==> run a <==
==> flow/design.v <==
`timescale 1ns / 1ps
module axi_to_apb_bridge (
    input  logic        clk,
    input  logic        rst_n,
    input  logic [31:0] awaddr,
    input  logic        awvalid,
    output logic        awready,
    input  logic [31:0] wdata,
    input  logic        wvalid,
    output logic        wready,
    output logic        bvalid,
    input  logic        bready,
    output logic        PSEL,
    output logic        PENABLE,
    output logic        PWRITE,
    output logic [31:0] PADDR,
    output logic [31:0] PWDATA
);
    typedef enum logic [2:0] {IDLE, SETUP, ACCESS, WAIT_DONE} state_t;
    state_t state;
    logic [31:0] addr_reg;
    int burst_cnt;
    localparam int burst_len = 4;
    always_ff @(posedge clk or negedge rst_n) begin
        if (!rst_n) begin
            state     <= IDLE;
            awready   <= 0;
            wready    <= 0;
            bvalid    <= 0;
            PSEL      <= 0;
            PENABLE   <= 0;
            PWRITE    <= 0;
            PADDR     <= 0;
            PWDATA    <= 0;
            addr_reg  <= 0;
            burst_cnt <= 0;
        end else begin
            case (state)
                IDLE: begin
                    if (awvalid) begin
                        awready <= 1;
                    end
                    if (awvalid && awready) begin
                        addr_reg  <= awaddr;
                        burst_cnt <= 0;
                        awready   <= 0;
                        state     <= SETUP;
                    end
                end
                SETUP: begin
                    if (wvalid) begin
                        wready  <= 1;
                        PADDR   <= addr_reg;
                        PWDATA  <= wdata;
                        PWRITE  <= 1;
                        PSEL    <= 1;
                        state   <= ACCESS;
                    end
                end
                ACCESS: begin
                    wready  <= 0;
                    PENABLE <= 1;
                    state   <= WAIT_DONE;
                end
                WAIT_DONE: begin
                    PENABLE <= 0;
                    PSEL    <= 0;
                    PWRITE  <= 0;
                    burst_cnt <= burst_cnt + 1;
                    addr_reg  <= addr_reg + 4;
                    if (burst_cnt == burst_len - 1) begin
                        bvalid <= 1;
                        state  <= IDLE;
                    end else begin
                        state <= SETUP;
                    end
                end
            endcase
            if (bvalid && bready) begin
                bvalid <= 0;
                awready <= 1;
                burst_cnt  <= 0;
            end
        end
    end
endmodule
==> flow/run.sh <==
#!/bin/bash
# the make line also repeats each setting of config.mk as NAME=value (left out here)
make -C /OpenROAD-flow-scripts/flow DESIGN_CONFIG=/design/flow/config.mk WORK_HOME=/design/flow/orfs CLKGATE_MAP_FILE= finish
==> flow/config.mk <==
export PLATFORM = sky130hd
export DESIGN_NAME = axi_to_apb_bridge
export DESIGN_NICKNAME = axi_to_apb_bridge
export VERILOG_FILES = /design/flow/design.v
export SDC_FILE = /design/flow/constraint.sdc
export NUM_CORES = 4
export LEC_CHECK = 0
export CAP_MARGIN = 20
export CELL_PAD_IN_SITES_GLOBAL_PLACEMENT = 2
export CORE_ASPECT_RATIO = 0.5
export CORE_MARGIN = 2
export CORE_UTILIZATION = 40
export CTS_CLUSTER_DIAMETER = 288
export CTS_CLUSTER_SIZE = 99
export HOLD_SLACK_MARGIN = -0.1
export PLACE_DENSITY = 0.87
export SETUP_SLACK_MARGIN = 1.13
export SLEW_MARGIN = 20
export TNS_END_PERCENT = 15
==> flow/constraint.sdc <==
create_clock -name core_clock -period 5.0 [get_ports {clk}]
set_input_delay 1.0000 -clock core_clock [delete_from_list [all_inputs] [get_ports {clk}]]
set_output_delay 1.0000 -clock core_clock [all_outputs]
set_load 0.01 [all_outputs]
==> inputs of run b, as changes to run a <==
CELL_PAD_IN_SITES_GLOBAL_PLACEMENT = not set   (was 2)
CORE_ASPECT_RATIO = not set   (was 0.5)
CORE_UTILIZATION = 60   (was 40)
CTS_CLUSTER_DIAMETER = not set   (was 288)
CTS_CLUSTER_SIZE = not set   (was 99)
HOLD_SLACK_MARGIN = not set   (was -0.1)
PLACE_DENSITY = not set   (was 0.87)
SETUP_SLACK_MARGIN = not set   (was 1.13)
TNS_END_PERCENT = not set   (was 15)
==> flow/constraint.sdc (replaced) <==
create_clock -name core_clock -period 2.18 [get_ports {clk}]
set_input_delay 0.4360 -clock core_clock [delete_from_list [all_inputs] [get_ports {clk}]]
set_output_delay 0.4360 -clock core_clock [all_outputs]
set_load 0.01 [all_outputs]
==> inputs of run c, as changes to run a <==
ABC_AREA = 1   (was not set)
CAP_MARGIN = 0   (was 20)
CELL_PAD_IN_SITES_GLOBAL_PLACEMENT = not set   (was 2)
CORE_ASPECT_RATIO = not set   (was 0.5)
CORE_UTILIZATION = 72   (was 40)
CTS_CLUSTER_DIAMETER = 323   (was 288)
CTS_CLUSTER_SIZE = 72   (was 99)
HOLD_SLACK_MARGIN = not set   (was -0.1)
PLACE_DENSITY = not set   (was 0.87)
PLACE_DENSITY_LB_ADDON = 0.01   (was not set)
SETUP_SLACK_MARGIN = 0.27   (was 1.13)
TNS_END_PERCENT = not set   (was 15)
==> flow/constraint.sdc (replaced) <==
create_clock -name core_clock -period 0.917 [get_ports {clk}]
set_input_delay 0.1834 -clock core_clock [delete_from_list [all_inputs] [get_ports {clk}]]
set_output_delay 0.1834 -clock core_clock [all_outputs]
set_load 0.01 [all_outputs]
==> notes <==
In flip-flop count, run a and run b do not differ.
Clock skew: run b is lower than run a (0.0013 ns).
Between run a and run b, the lower non-clock buffer count is in run a (gap 30).
Against run a, the worst setup slack of run b is worse by 1.8 ns.
Against run b, the register-to-register slack of run a is better by 2.5 ns.
Between run a and run b, the lower sequential power is in run a (gap about 60%, measured against run b).
Synthesized cell count is the same in run a and run b.
Run a finished with timing, DRC and antenna clean. Run b completed with no timing, DRC or antenna violations. Run c ended with an error in 3_3_place_gp, error FLW-0024.
In run b the core utilization is higher than in run a, by 30 points.
==> figures <==
	run a	run c	run b
Run status	no timing/DRC/antenna violations	stopped before the end	no timing/DRC/antenna violations
Failing step	-	3_3_place_gp	-
Switching part of the total power	0.3471	-	0.3413
Top cell category	registers	-	registers
CTS-repair resized insts	0	-	0
Final Max Tran Viols	0	-	0
Number of detailed-route iterations in the first pass	4	-	5
Instance tally after logic synthesis	643	1018	643
Global-route met3 utilization	0.06464	-	0.1197
Worst hold path cell count	0	-	0
Horizontal die size	188.8 um	104.3 um	110.7 um
Overall via count from detail_route	5492	-	6084
Met2 wirelength from detailed routing	8238 um	-	9695 um
Core Density at Floorplan	0.4126	0.7413	0.6220
Overall global routing resource usage	0.2017	-	0.3336
H-tree lvl count	4	-	4
Last element of the critical path	burst_cnt[31]	-	addr_reg[29]
Ao+oa area frac	0.1128	0.08323	0.1128
Register share of the cell area	0.3842	-	0.3713
Power is estimated from default activity; no workload was simulated.
